Setup of yarrow:
// datapath
module datapath(clk, rst, sw, seg0, seg1,seg2,seg3, mem_addr, mem_wdata, mem_we, mem_rdata);
Size in the first run: roughly 3,200 cells after synthesis, ~340 flip-flops, roughly 83 I/O pins.
==> flow/config.mk <==
export PLATFORM = sky130hd
export DESIGN_NAME = datapath
export DESIGN_NICKNAME = datapath
export VERILOG_FILES = /design/flow/design.v
export SDC_FILE = /design/flow/constraint.sdc
export NUM_CORES = 4
export LEC_CHECK = 0
export ABC_AREA = 0
export CAP_MARGIN = 10
export CORE_ASPECT_RATIO = 1.78
export CORE_MARGIN = 9
export CORE_UTILIZATION = 66
export CTS_CLUSTER_SIZE = 88
export PLACE_DENSITY_LB_ADDON = 0.28
export SETUP_SLACK_MARGIN = 2.21
export SLEW_MARGIN = 30
==> flow/constraint.sdc <==
create_clock -name core_clock -period 9.06 [get_ports {clk}]
set_input_delay 1.8120 -clock core_clock [delete_from_list [all_inputs] [get_ports {clk}]]
set_output_delay 1.8120 -clock core_clock [all_outputs]
set_load 0.01 [all_outputs]
run.sh (not shown) runs the stock make flow with config.mk's settings and CLKGATE_MAP_FILE=.
Complete run, failing final checks: yarrow, reason negative setup slack.
Modified inputs, amber compared to yarrow
==> flow/config.mk <==
export PLATFORM = sky130hd
export DESIGN_NAME = datapath
export DESIGN_NICKNAME = datapath
export VERILOG_FILES = /design/flow/design.v
export SDC_FILE = /design/flow/constraint.sdc
export NUM_CORES = 4
export LEC_CHECK = 0
export CAP_MARGIN = 20
export CORE_MARGIN = 2
export CORE_UTILIZATION = 58
export SETUP_SLACK_MARGIN = -0.45
export SLEW_MARGIN = 20
==> flow/constraint.sdc <==
create_clock -name core_clock -period 6.19 [get_ports {clk}]
set_input_delay 1.2380 -clock core_clock [delete_from_list [all_inputs] [get_ports {clk}]]
set_output_delay 1.2380 -clock core_clock [all_outputs]
set_load 0.01 [all_outputs]
--- outcome ---
amber: flow complete, layout not clean; failing: negative setup slack
amber vs. yarrow: clock-buffer cell count went up by about 17%.
Summary of amber over yarrow: die area went down by 0.48%; global router's overall resource usage has decreased; number of non-filler instances in the completed layout went up by 13%.
Summary of amber over yarrow: final area up about 9%.
diff inputs: amber => willow
--- a/flow/config.mk
+++ b/flow/config.mk
@@ -8,5 +8,4 @@
 export CAP_MARGIN = 20
-export CORE_MARGIN = 2
-export CORE_UTILIZATION = 58
-export SETUP_SLACK_MARGIN = -0.45
+export CORE_MARGIN = 4
+export CORE_UTILIZATION = 18
 export SLEW_MARGIN = 20
==> flow/constraint.sdc <==
create_clock -name core_clock -period 14.5 [get_ports {clk}]
set_input_delay 2.9000 -clock core_clock [delete_from_list [all_inputs] [get_ports {clk}]]
set_output_delay 2.9000 -clock core_clock [all_outputs]
set_load 0.01 [all_outputs]
Findings:
[compare] base=amber new=willow: worst slew margin relative to its limit went up 8.0 points, design area went down about 13%. willow: PASS, flow complete, no timing, DRC or antenna violations. On clock skew, willow does worse than amber.
Inputs modified between willow and indigo:
--- a/flow/config.mk
+++ b/flow/config.mk
@@ -9,3 +9,6 @@
 export CORE_MARGIN = 4
-export CORE_UTILIZATION = 18
+export CORE_UTILIZATION = 70
+export CTS_CLUSTER_SIZE = 24
+export PLACE_DENSITY = 0.55
+export SETUP_SLACK_MARGIN = 0.46
 export SLEW_MARGIN = 20
==> flow/constraint.sdc <==
create_clock -name core_clock -period 3.05 [get_ports {clk}]
set_input_delay 0.6100 -clock core_clock [delete_from_list [all_inputs] [get_ports {clk}]]
set_output_delay 0.6100 -clock core_clock [all_outputs]
set_load 0.01 [all_outputs]
==> comparison <==
- The flow ended early for indigo: it failed with a tool error in 4_1_cts.
- Floorplan core density: lower on willow
- [compare] base=willow new=indigo: share of synthesized area spent on multiplexers shows no meaningful change, number of standard-cell rows in the floorplan shows a reduction of 73, total instance count after detailed placement shows a reduction of about 16%, sequential area share after synthesis shows no meaningful change, post-place setup slack shows a reduction of 9.11 ns.
- Count of port buffers added during placement came out exactly the same in indigo and willow.
- Measured against indigo, the placed wire-length estimate of willow comes out at 0.78 times the reference value.
- Area of the chip sits lower in indigo than in willow.
- indigo — core box area 74% lower, willow as reference

datapath again, from the RTL that the note above started with.
make LEC_CHECK=0 ABC_AREA=1 CAP_MARGIN=20 CORE_ASPECT_RATIO=0.5 CORE_MARGIN=2 CORE_UTILIZATION=72 CTS_CLUSTER_DIAMETER=372 CTS_CLUSTER_SIZE=99 HOLD_SLACK_MARGIN=-0.09 PLACE_DENSITY=0.4 SETUP_SLACK_MARGIN=0.74 SLEW_MARGIN=20 finish   # period 3.48 ns
The starting point stopped in clock tree synthesis, error DPL-0038.
Next try:
- ABC_AREA: 1 -> not set
- CORE_ASPECT_RATIO: 0.5 -> not set
- CORE_UTILIZATION: 72 -> 61
- CTS_CLUSTER_DIAMETER: 372 -> not set
- CTS_CLUSTER_SIZE: 99 -> not set
- HOLD_SLACK_MARGIN: -0.09 -> not set
- PLACE_DENSITY: 0.4 -> not set
- SETUP_SLACK_MARGIN: 0.74 -> 1.81
- clock period: 3.48 -> 6.19 ns (I/O delays scaled with it)
After rerunning:
- Now the flow stopped in global routing on GRT-0232
- die area climbs by 16%
- area after synthesis drops by about 0.8%
- synthesized cell count drops by 19%
Next try:
- CORE_MARGIN: 2 -> 4
- CORE_UTILIZATION: 61 -> 40
- SETUP_SLACK_MARGIN: 1.81 -> not set
- clock period: 6.19 -> 9.1 ns (I/O delays scaled with it)
After rerunning: With this change the flow passed the timing, design-rule and antenna checks; synthesized area does not change; die size is higher by about 56%; synthesized cell count stays the same.
Next try:
- CORE_MARGIN: 4 -> 2
- CORE_UTILIZATION: 40 -> 65
- MAX_ROUTING_LAYER: not set -> met4
- clock period: 9.1 -> 7.9 ns (I/O delays scaled with it)
After rerunning: With this change the flow completed, yet does not pass: negative setup slack. First-iteration DRC count came out higher by 75%. Routed wire length rose by 10%. Via count increases by about 14%. Critical path depth climbs by 4. Global-route usage rises by 26 points. Count of clock-buffer cells in the layout goes down by 7. Final cell count goes down by 4.7%. Core utilization rises by 33 points.
Next try:
- ABC_AREA: not set -> 1
- CORE_UTILIZATION: 65 -> 70
- PLACE_DENSITY_LB_ADDON: not set -> 0.01
The changed run did not get past global routing on GRT-0232. Die size goes down by 6.3%. Synthesized area goes up by 0.79%. Synthesized cell count went up by 24%.
Next try:
- ABC_AREA: 1 -> not set
- CTS_CLUSTER_DIAMETER: not set -> 59
- PLACE_DENSITY: not set -> 0.66
- PLACE_DENSITY_LB_ADDON: 0.01 -> not set
- SETUP_SLACK_MARGIN: not set -> 1.14
- clock period: 7.9 -> 9.3 ns (I/O delays scaled with it)
Now the flow passed the timing, design-rule and antenna checks.
Area after synthesis goes down by 0.78%.
Synthesized cell count falls by 19%.
Die size decreases by 0.77%.

Starting RTL as in the previous note.
clock: 13.8 ns
lec_check: 0
cap_margin: 20
cell_pad_in_sites_detail_placement: 1
cell_pad_in_sites_global_placement: 3
core_aspect_ratio: 0.75
core_margin: 2
core_utilization: 31
cts_cluster_diameter: 145
gpl_timing_driven: 0
place_density: 0.53
slew_margin: 20
The baseline ran to the end with no violations.
==> next run, changes <==
CELL_PAD_IN_SITES_DETAIL_PLACEMENT = not set   (was 1)
CELL_PAD_IN_SITES_GLOBAL_PLACEMENT = not set   (was 3)
CORE_ASPECT_RATIO = not set   (was 0.75)
CORE_MARGIN = 4   (was 2)
CORE_UTILIZATION = 40   (was 31)
CTS_CLUSTER_DIAMETER = not set   (was 145)
GPL_TIMING_DRIVEN = not set   (was 0)
PLACE_DENSITY = not set   (was 0.53)
clock period = 9.3 ns   (was 13.8 ns; I/O delays follow)
The new run ran to the end with no violations.
Die size drops by about a fifth.
Hold slack stays flat.
Count of clock-buffer cells in the layout drops by 13.
Area after synthesis is unchanged.
Cell count drops by a few percent.
Wire length drops by a quarter to a third.
Via count drops by a few percent.
Setup slack degrades by 0.94 ns.
Non-clock buffer count climbs by 81.
==> next run, changes <==
clock period = 5.15 ns   (was 9.3 ns; I/O delays follow)
This time the run finished with setup timing left.
Core utilization climbs by 8.7 points.
Wire length climbs by 11%.
Cell count climbs by 15%.
Final area climbs by 18%.
Synthesized cell count does not change.
Sequential cell count is unchanged.
Synthesized area is unchanged.
Via count climbs by 10%.
Setup slack loses 3.8 ns.
==> next run, changes <==
SETUP_SLACK_MARGIN = 1.95   (was not set)
clock period = 9.1 ns   (was 5.15 ns; I/O delays follow)
The new run completed with no timing, DRC or antenna violations. Core utilization goes down by 7.5 points. Die area stays the same. Setup slack is better by 4.0 ns. Global-route usage shrinks by 2.8 points. Final cell count went down by 13%. First-iteration DRC count shrinks by 4.4%. Via count shrinks by 8.0%.
==> next run, changes <==
CORE_MARGIN = 2   (was 4)
CORE_UTILIZATION = 59   (was 40)
SETUP_SLACK_MARGIN = -0.45   (was 1.95)
clock period = 6.19 ns   (was 9.1 ns; I/O delays follow)
What happened:
- This time the run completed, yet does not pass: capacitance limit, slew limit, setup timing
- critical path depth came out lower by 2
- core utilization came out higher by 31 points
- maximum frequency came out lower by a few percent
- synthesized area does not change
- wire length came out higher by about a fifth
- die area came out lower by a quarter to a third
- cell area came out higher by roughly a tenth
- setup slack is worse by 3.3 ns

Starting RTL as in the previous note.
clock: 8.04 ns
lec_check: 0
abc_area: 0
cap_margin: 20
core_aspect_ratio: 1.7
core_margin: 5
core_utilization: 54
cts_cluster_diameter: 351
slew_margin: 20
tns_end_percent: 40
The first run reached the layout checks and failed them: negative setup slack.
Change:
- CORE_ASPECT_RATIO: 1.7 -> 0.64
- CORE_MARGIN: 5 -> 2
- CORE_UTILIZATION: 54 -> 72
- PLACE_DENSITY_LB_ADDON: unset -> 0.01
- clock period: 8.04 -> 9.24 ns (I/O delays scaled with it)
Result: The changed run finished but fails on negative setup slack; wire length shrinks by 8.5%; final area falls by 8.7%; clock-buffer cell count decreases by 8; via count rises by 1.6%; area after synthesis is unchanged; global-route usage goes up by 12 points; setup slack improves by 1.0 ns; final cell count is lower by 9.5%; die size goes down by 28%; non-clock buffer count shrinks by 273.
Change:
- ABC_AREA: 0 -> unset
- CORE_ASPECT_RATIO: 0.64 -> unset
- CTS_CLUSTER_DIAMETER: 351 -> unset
- CTS_CLUSTER_SIZE: unset -> 49
- MAX_ROUTING_LAYER: unset -> met4
- SETUP_SLACK_MARGIN: unset -> 2.74
- TNS_END_PERCENT: 40 -> 5
Result: This time the run did not get past 5_1_grt on GRT-0232; area after synthesis stays the same; die area is about the same; synthesized cell count is unchanged.
